Design part2, start of the top module:
module part2 (
    clear,
    clock,
    digit,
    digit_valid,
    end_of_line,
    total,
    line_result
);
Size: roughly 6,600 cells after synthesis, about 420 flip-flops.
clock: 6.5 ns
lec_check: 0
cap_margin: 20
core_margin: 9
core_utilization: 40
max_routing_layer: met4
setup_slack_margin: 1.67
slew_margin: 20
run.sh (not shown) runs the stock make flow with config.mk's settings and CLKGATE_MAP_FILE=.
==> next run, changes <==
Settings changed: CELL_PAD_IN_SITES_DETAIL_PLACEMENT set to 0, CORE_MARGIN 9 to 2, CORE_UTILIZATION 40 to 57, CTS_CLUSTER_DIAMETER set to 61, MIN_ROUTING_LAYER set to met1, SETUP_SLACK_MARGIN 1.67 to not set.
Clock period 6.5 ns to 6.65 ns, I/O delays scaled along.
Effect:
- The new run completed without violations
- global-route usage is higher by 11 points
- maximum frequency shrinks by 3.5%
- wire length is lower by 5.3%
- clock power grows by 9.6%
- via count is lower by 2.9%
- cell count drops by 9.5%
- first-iteration DRC count increases by 7.5%
- hold slack is worse by 0.015 ns
==> next run, changes <==
Settings changed: CELL_PAD_IN_SITES_DETAIL_PLACEMENT 0 to not set, CORE_UTILIZATION 57 to 66, CTS_CLUSTER_DIAMETER 61 to not set, MAX_ROUTING_LAYER met4 to not set, MIN_ROUTING_LAYER met1 to not set.
Clock period 6.65 ns to 5.32 ns, I/O delays scaled along.
Result: The changed run failed in global routing (5_1_grt), error GRT-0116. Synthesized area does not change. Die area decreases by roughly a tenth. Synthesized cell count is unchanged.
==> next run, changes <==
Settings changed: CORE_UTILIZATION 66 to 40.
Clock period 5.32 ns to 6.39 ns, I/O delays scaled along.
Outcome: With this change the flow finished with timing, DRC and antenna clean. Area after synthesis stays the same. Die size goes up by 64%. Synthesized cell count is unchanged.
==> next run, changes <==
Settings changed: CORE_UTILIZATION 40 to 66, MAX_ROUTING_LAYER set to met4.
Clock period 6.39 ns to 6.23 ns, I/O delays scaled along.
Outcome: This time the run finished with negative setup slack left; total power came out higher by 11%; flip-flop count is unchanged; core utilization climbs by 33 points; cell area climbs by 3.3%; synthesized area does not change.
==> next run, changes <==
Settings changed: ABC_AREA set to 1, CAP_MARGIN 20 to 10, CORE_UTILIZATION 66 to 72, MAX_ROUTING_LAYER met4 to not set.
Clock period 6.23 ns to 8.05 ns, I/O delays scaled along.
Outcome: This time the run produced a clean layout. Clock skew fell by 0.0092 ns. Final cell count grows by a quarter to a third. Non-clock buffer count came out lower by 715. Sequential cell count is unchanged. Combinational power came out lower by about a fifth. Wire length goes up by roughly a tenth. Sequential share of layout area climbs by 0.26 points. Synthesized cell count went up by well over a third. Cell area went down by a few percent. Total power went down by about a fifth.

* * *

part2 again, from the RTL that the note above started with.
Settings: LEC_CHECK=0, ABC_AREA=1, CAP_MARGIN=20, CORE_MARGIN=2, CORE_UTILIZATION=72, CTS_CLUSTER_DIAMETER=400, CTS_CLUSTER_SIZE=100, PLACE_DENSITY=0.39, SETUP_SLACK_MARGIN=1.05, SLEW_MARGIN=20, TNS_END_PERCENT=5; clock period 4.39 ns.
The baseline failed in global routing (5_1_grt).
==> next run, changes <==
SETUP_SLACK_MARGIN = default   (was 1.05)
TNS_END_PERCENT = default   (was 5)
Result: The changed run stopped in global routing (5_1_grt); die area is unchanged; area after synthesis stays the same; synthesized cell count does not change.
==> next run, changes <==
ABC_AREA = default   (was 1)
CORE_UTILIZATION = 12   (was 72)
CTS_CLUSTER_DIAMETER = default   (was 400)
CTS_CLUSTER_SIZE = default   (was 100)
PLACE_DENSITY = default   (was 0.39)
clock period = 9.4 ns   (was 4.39 ns; I/O delays follow)
What happened: The changed run went through all stages and came out clean; synthesized cell count goes down by 30%; die size goes up to 5.3 times its value; synthesized area goes down by 10%.

* * *

## v57
The RTL this note starts from:
==> flow/design.v <==
module part2 (
    clear,
    clock,
    digit,
    digit_valid,
    end_of_line,
    total,
    line_result
);
    input clear;
    input clock;
    input [3:0] digit;
    input digit_valid;
    input end_of_line;
    output [63:0] total;
    output [47:0] line_result;
    wire [63:0] _205;
    wire [47:0] _38;
    wire [43:0] _196;
    wire [47:0] _197;
    wire [47:0] _193;
    wire [47:0] _186;
    wire [47:0] _172;
    wire [47:0] _158;
    wire [47:0] _144;
    wire [47:0] _130;
    wire [47:0] _116;
    wire [47:0] _102;
    wire [47:0] _88;
    wire [47:0] _74;
    wire [47:0] _60;
    wire vdd;
    wire _3;
    wire _5;
    wire [47:0] _49;
    wire [3:0] _7;
    wire [47:0] _45;
    wire _46;
    wire _47;
    wire [47:0] _50;
    wire [47:0] _52;
    wire [47:0] _8;
    reg [47:0] _43;
    wire [47:0] _9;
    wire [95:0] _57;
    wire [47:0] _58;
    wire [47:0] _61;
    wire _62;
    wire _63;
    wire [47:0] _64;
    wire [47:0] _66;
    wire [47:0] _10;
    reg [47:0] _55;
    wire [47:0] _11;
    wire [95:0] _71;
    wire [47:0] _72;
    wire [47:0] _75;
    wire _76;
    wire _77;
    wire [47:0] _78;
    wire [47:0] _80;
    wire [47:0] _12;
    reg [47:0] _69;
    wire [47:0] _13;
    wire [95:0] _85;
    wire [47:0] _86;
    wire [47:0] _89;
    wire _90;
    wire _91;
    wire [47:0] _92;
    wire [47:0] _94;
    wire [47:0] _14;
    reg [47:0] _83;
    wire [47:0] _15;
    wire [95:0] _99;
    wire [47:0] _100;
    wire [47:0] _103;
    wire _104;
    wire _105;
    wire [47:0] _106;
    wire [47:0] _108;
    wire [47:0] _16;
    reg [47:0] _97;
    wire [47:0] _17;
    wire [95:0] _113;
    wire [47:0] _114;
    wire [47:0] _117;
    wire _118;
    wire _119;
    wire [47:0] _120;
    wire [47:0] _122;
    wire [47:0] _18;
    reg [47:0] _111;
    wire [47:0] _19;
    wire [95:0] _127;
    wire [47:0] _128;
    wire [47:0] _131;
    wire _132;
    wire _133;
    wire [47:0] _134;
    wire [47:0] _136;
    wire [47:0] _20;
    reg [47:0] _125;
    wire [47:0] _21;
    wire [95:0] _141;
    wire [47:0] _142;
    wire [47:0] _145;
    wire _146;
    wire _147;
    wire [47:0] _148;
    wire [47:0] _150;
    wire [47:0] _22;
    reg [47:0] _139;
    wire [47:0] _23;
    wire [95:0] _155;
    wire [47:0] _156;
    wire [47:0] _159;
    wire _160;
    wire _161;
    wire [47:0] _162;
    wire [47:0] _164;
    wire [47:0] _24;
    reg [47:0] _153;
    wire [47:0] _25;
    wire [95:0] _169;
    wire [47:0] _170;
    wire [47:0] _173;
    wire _174;
    wire _175;
    wire [47:0] _176;
    wire [47:0] _178;
    wire [47:0] _26;
    reg [47:0] _167;
    wire [47:0] _27;
    wire [95:0] _183;
    wire [47:0] _184;
    wire [47:0] _187;
    wire _188;
    wire _189;
    wire [47:0] _190;
    wire [47:0] _192;
    wire [47:0] _28;
    reg [47:0] _181;
    wire [47:0] _29;
    wire [95:0] _194;
    wire [47:0] _195;
    wire [47:0] _198;
    wire _199;
    wire _31;
    wire _200;
    wire [47:0] _201;
    wire _33;
    wire [47:0] _203;
    wire [47:0] _34;
    reg [47:0] _40;
    wire [15:0] _207;
    wire [63:0] _208;
    wire [63:0] _209;
    wire [63:0] _35;
    reg [63:0] _206;
    assign _205 = 64'b0000000000000000000000000000000000000000000000000000000000000000;
    assign _38 = 48'b000000000000000000000000000000000000000000000000;
    assign _196 = 44'b00000000000000000000000000000000000000000000;
    assign _197 = { _196,
                    _7 };
    assign _193 = 48'b000000000000000000000000000000000000000000001010;
    assign _186 = { _196,
                    _7 };
    assign _172 = { _196,
                    _7 };
    assign _158 = { _196,
                    _7 };
    assign _144 = { _196,
                    _7 };
    assign _130 = { _196,
                    _7 };
    assign _116 = { _196,
                    _7 };
    assign _102 = { _196,
                    _7 };
    assign _88 = { _196,
                   _7 };
    assign _74 = { _196,
                   _7 };
    assign _60 = { _196,
                   _7 };
    assign vdd = 1'b1;
    assign _3 = clear;
    assign _5 = clock;
    assign _49 = { _196,
                   _7 };
    assign _7 = digit;
    assign _45 = { _196,
                   _7 };
    assign _46 = _43 < _45;
    assign _47 = _31 & _46;
    assign _50 = _47 ? _49 : _43;
    assign _52 = _33 ? _38 : _50;
    assign _8 = _52;
    always @(posedge _5) begin
        if (_3)
            _43 <= _38;
        else
            _43 <= _8;
    end
    assign _9 = _43;
    assign _57 = _9 * _193;
    assign _58 = _57[47:0];
    assign _61 = _58 + _60;
    assign _62 = _55 < _61;
    assign _63 = _31 & _62;
    assign _64 = _63 ? _61 : _55;
    assign _66 = _33 ? _38 : _64;
    assign _10 = _66;
    always @(posedge _5) begin
        if (_3)
            _55 <= _38;
        else
            _55 <= _10;
    end
    assign _11 = _55;
    assign _71 = _11 * _193;
    assign _72 = _71[47:0];
    assign _75 = _72 + _74;
    assign _76 = _69 < _75;
    assign _77 = _31 & _76;
    assign _78 = _77 ? _75 : _69;
    assign _80 = _33 ? _38 : _78;
    assign _12 = _80;
    always @(posedge _5) begin
        if (_3)
            _69 <= _38;
        else
            _69 <= _12;
    end
    assign _13 = _69;
    assign _85 = _13 * _193;
    assign _86 = _85[47:0];
    assign _89 = _86 + _88;
    assign _90 = _83 < _89;
    assign _91 = _31 & _90;
    assign _92 = _91 ? _89 : _83;
    assign _94 = _33 ? _38 : _92;
    assign _14 = _94;
    always @(posedge _5) begin
        if (_3)
            _83 <= _38;
        else
            _83 <= _14;
    end
    assign _15 = _83;
    assign _99 = _15 * _193;
    assign _100 = _99[47:0];
    assign _103 = _100 + _102;
    assign _104 = _97 < _103;
    assign _105 = _31 & _104;
    assign _106 = _105 ? _103 : _97;
    assign _108 = _33 ? _38 : _106;
    assign _16 = _108;
    always @(posedge _5) begin
        if (_3)
            _97 <= _38;
        else
            _97 <= _16;
    end
    assign _17 = _97;
    assign _113 = _17 * _193;
    assign _114 = _113[47:0];
    assign _117 = _114 + _116;
    assign _118 = _111 < _117;
    assign _119 = _31 & _118;
    assign _120 = _119 ? _117 : _111;
    assign _122 = _33 ? _38 : _120;
    assign _18 = _122;
    always @(posedge _5) begin
        if (_3)
            _111 <= _38;
        else
            _111 <= _18;
    end
    assign _19 = _111;
    assign _127 = _19 * _193;
    assign _128 = _127[47:0];
    assign _131 = _128 + _130;
    assign _132 = _125 < _131;
    assign _133 = _31 & _132;
    assign _134 = _133 ? _131 : _125;
    assign _136 = _33 ? _38 : _134;
    assign _20 = _136;
    always @(posedge _5) begin
        if (_3)
            _125 <= _38;
        else
            _125 <= _20;
    end
    assign _21 = _125;
    assign _141 = _21 * _193;
    assign _142 = _141[47:0];
    assign _145 = _142 + _144;
    assign _146 = _139 < _145;
    assign _147 = _31 & _146;
    assign _148 = _147 ? _145 : _139;
    assign _150 = _33 ? _38 : _148;
    assign _22 = _150;
    always @(posedge _5) begin
        if (_3)
            _139 <= _38;
        else
            _139 <= _22;
    end
    assign _23 = _139;
    assign _155 = _23 * _193;
    assign _156 = _155[47:0];
    assign _159 = _156 + _158;
    assign _160 = _153 < _159;
    assign _161 = _31 & _160;
    assign _162 = _161 ? _159 : _153;
    assign _164 = _33 ? _38 : _162;
    assign _24 = _164;
    always @(posedge _5) begin
        if (_3)
            _153 <= _38;
        else
            _153 <= _24;
    end
    assign _25 = _153;
    assign _169 = _25 * _193;
    assign _170 = _169[47:0];
    assign _173 = _170 + _172;
    assign _174 = _167 < _173;
    assign _175 = _31 & _174;
    assign _176 = _175 ? _173 : _167;
    assign _178 = _33 ? _38 : _176;
    assign _26 = _178;
    always @(posedge _5) begin
        if (_3)
            _167 <= _38;
        else
            _167 <= _26;
    end
    assign _27 = _167;
    assign _183 = _27 * _193;
    assign _184 = _183[47:0];
    assign _187 = _184 + _186;
    assign _188 = _181 < _187;
    assign _189 = _31 & _188;
    assign _190 = _189 ? _187 : _181;
    assign _192 = _33 ? _38 : _190;
    assign _28 = _192;
    always @(posedge _5) begin
        if (_3)
            _181 <= _38;
        else
            _181 <= _28;
    end
    assign _29 = _181;
    assign _194 = _29 * _193;
    assign _195 = _194[47:0];
    assign _198 = _195 + _197;
    assign _199 = _40 < _198;
    assign _31 = digit_valid;
    assign _200 = _31 & _199;
    assign _201 = _200 ? _198 : _40;
    assign _33 = end_of_line;
    assign _203 = _33 ? _38 : _201;
    assign _34 = _203;
    always @(posedge _5) begin
        if (_3)
            _40 <= _38;
        else
            _40 <= _34;
    end
    assign _207 = 16'b0000000000000000;
    assign _208 = { _207,
                    _40 };
    assign _209 = _206 + _208;
    assign _35 = _209;
    always @(posedge _5) begin
        if (_3)
            _206 <= _205;
        else
            if (_33)
                _206 <= _35;
    end
    assign total = _206;
    assign line_result = _40;
endmodule
==> flow/config.mk <==
export PLATFORM = sky130hd
export DESIGN_NAME = part2
export DESIGN_NICKNAME = part2
export VERILOG_FILES = /design/flow/design.v
export SDC_FILE = /design/flow/constraint.sdc
export NUM_CORES = 4
export LEC_CHECK = 0
export ABC_AREA = 1
export CAP_MARGIN = 20
export CORE_MARGIN = 2
export CORE_UTILIZATION = 72
export CTS_CLUSTER_DIAMETER = 400
export CTS_CLUSTER_SIZE = 10
export PLACE_DENSITY = 0.39
export SETUP_SLACK_MARGIN = 1.31
export SLEW_MARGIN = 20
export TNS_END_PERCENT = 5
==> flow/constraint.sdc <==
create_clock -name core_clock -period 4.39 [get_ports {clock}]
set_input_delay 0.8780 -clock core_clock [delete_from_list [all_inputs] [get_ports {clock}]]
set_output_delay 0.8780 -clock core_clock [all_outputs]
set_load 0.01 [all_outputs]
v57: it failed during global routing, and the tool reported GRT-0116.
Input-level comparison between v42 and v57:
Settings: clearing SETUP_SLACK_MARGIN, which used to be 1.31; clearing CTS_CLUSTER_DIAMETER, which used to be 400; clearing CTS_CLUSTER_SIZE, which used to be 10; clearing PLACE_DENSITY, which used to be 0.39; clearing ABC_AREA, which used to be 1; clearing TNS_END_PERCENT, which used to be 5; swapping 72 for 40 in CORE_UTILIZATION; swapping 4.39 for 6.5 in the clock period (ns, I/O delays scaled along).
Findings:
- Looking at the reports, v42 completed the entire flow and the layout it produced met the timing, DRC and antenna checks.
- Reported for v57 and v42, number of buffers inserted by hold repair at cts turned out identical to the last digit.
- Against v57, v42 comes in 32 points lower on effective utilization at floorplan.
- Fraction of the mapped netlist area in compound gates in v42 is 8.3 points higher than in v57
- The area share of and/or/nand/nor cells after synthesis of v42 is lower than that of v57.
- In v42 relative to v57, gate count after technology mapping had gone down by more than a quarter.
Input-level comparison between v44 and v42:
Settings: CORE_UTILIZATION: 40 -> 72; CTS_CLUSTER_DIAMETER: unset -> 228; CTS_CLUSTER_SIZE: unset -> 37; the clock period (ns, I/O delays scaled along): 6.5 -> 3.92.
- v44: DPL-0033 in detailed placement -> run aborted
- The flow did not stop early for v42: all stages ran, and the layout cleared the timing, DRC and antenna checks.
- [compare] base=v42 new=v44: total of flip-flops plus latches after synthesis about even; post-synthesis adder-cell area fraction barely changed.
- As of v44, die width had fallen by more than a quarter compared to v42.
- v44 ended up with a lower area of the core than v42 did.
- Sequential element share of the synthesized area came out exactly the same in v42 and v44.
- Diff v42..v44 | count of distinct cell types in the synthesized netlist | negligible
- Looking at v42 and v44, the synthesized area is a wash.
- [v44 vs v42] number of placement rows: lower in v44
- Across both runs, y dimension of the die was lower for v44 than for v42.
- In the metrics for v42 and v44, the one carrying the lower floorplan core density is v42.

* * *

red:
RTL: the design.v shown in full above, as it stands there.
==> flow/config.mk <==
export PLATFORM = sky130hd
export DESIGN_NAME = part2
export DESIGN_NICKNAME = part2
export VERILOG_FILES = /design/flow/design.v
export SDC_FILE = /design/flow/constraint.sdc
export NUM_CORES = 4
export LEC_CHECK = 0
export CAP_MARGIN = 20
export CELL_PAD_IN_SITES_DETAIL_PLACEMENT = 0
export CORE_MARGIN = 2
export CORE_UTILIZATION = 66
export CTS_CLUSTER_DIAMETER = 61
export CTS_CLUSTER_SIZE = 34
export MAX_ROUTING_LAYER = met4
export MIN_ROUTING_LAYER = met1
export SLEW_MARGIN = 20
export TNS_END_PERCENT = 5
==> flow/constraint.sdc <==
create_clock -name core_clock -period 6.65 [get_ports {clock}]
set_input_delay 1.3300 -clock core_clock [delete_from_list [all_inputs] [get_ports {clock}]]
set_output_delay 1.3300 -clock core_clock [all_outputs]
set_load 0.01 [all_outputs]
Here is what was changed in the inputs of blue compared with red.
Settings: a change of CORE_UTILIZATION from 66 to 70; a deleted CTS_CLUSTER_SIZE that had been 34; a deleted TNS_END_PERCENT that had been 5; a change of the clock period (ns, I/O delays scaled along) from 6.65 to 5.5.
==> results <==
Delta (blue minus red): die width shows a reduction of 8.2 µm; core utilization at floorplan climbed 4.1 points; last weighted congestion value of the routability-driven placer went up; total placed instance area went up by about 15%.
Delta (blue minus red): count of placed standard cells including taps increased 960; area of the core region decreased 4500 µm²; vertical die size decreased about 3%; tally of buffers added on design ports essentially unchanged; area figure in the yosys stat output essentially unchanged.
Taking red over blue, the detailed placement HPWL ratio works out to 0.803.
blue never completed, since it errored out during clock tree synthesis.
diff inputs: blue => green
Settings: CORE_UTILIZATION now 66, was 70; CTS_CLUSTER_DIAMETER no longer set, was 61; CELL_PAD_IN_SITES_DETAIL_PLACEMENT no longer set, was 0; MIN_ROUTING_LAYER no longer set, was met1; the clock period (ns, I/O delays scaled along) now 6.11, was 5.5.
==> results <==
- The post-place instance area of green is lower than that of blue.
- Comparing the two runs side by side, green comes out ahead of blue on HPWL after detailed placement.
- Placeable core area of green exceeds that of blue by a few percent.
- Re area share of xor/xnor cells in the synthesized design: no difference whatsoever between blue and green.
- Compared with blue, number of core rows in green increased by a few percent.
- In green the implementation ran to completion but is not tape-out ready, as the final checks report setup timing.
- In green the pre-placement core utilization turned out 4.1 points lower than in blue.
- Summary: with blue as the reference, die footprint in green moved up by a few percent.
- The placed instance count in blue is 1.07 times that in green.
For orange, these inputs were changed with respect to green:
Settings: setting CTS_CLUSTER_DIAMETER to 61 for the first time; setting CELL_PAD_IN_SITES_DETAIL_PLACEMENT to 0 for the first time; setting MIN_ROUTING_LAYER to met1 for the first time; setting SETUP_SLACK_MARGIN to 1.14 for the first time; changing the clock period (ns, I/O delays scaled along) from 6.11 to 6.65.
### Flow results
Clock buffer count from CTS up 4 in orange wrt green
From green to orange, synthesized-area fraction occupied by and/or/nand/nor cells did not move at all.
Diff orange..green | width of the die | unchanged
Comparing green with orange, the count of library flops with an enable pin came out essentially unchanged.
Of the runs orange and green, none of them finished clean.
The log for orange ends in global routing with error ODB-0269, so the run never completed.
green → orange: buffer levels on the longest clock path held steady, chip footprint shows no meaningful change, post-place setup slack moved up, total half-perimeter wirelength after legalization and detailed placement now sits lower, number of buffers added to fix hold violations after cts was more or less identical.
Diff green..orange | gate count of the mapped netlist | unchanged
Power figures rest on the tool's default switching activity, not on a simulated workload.
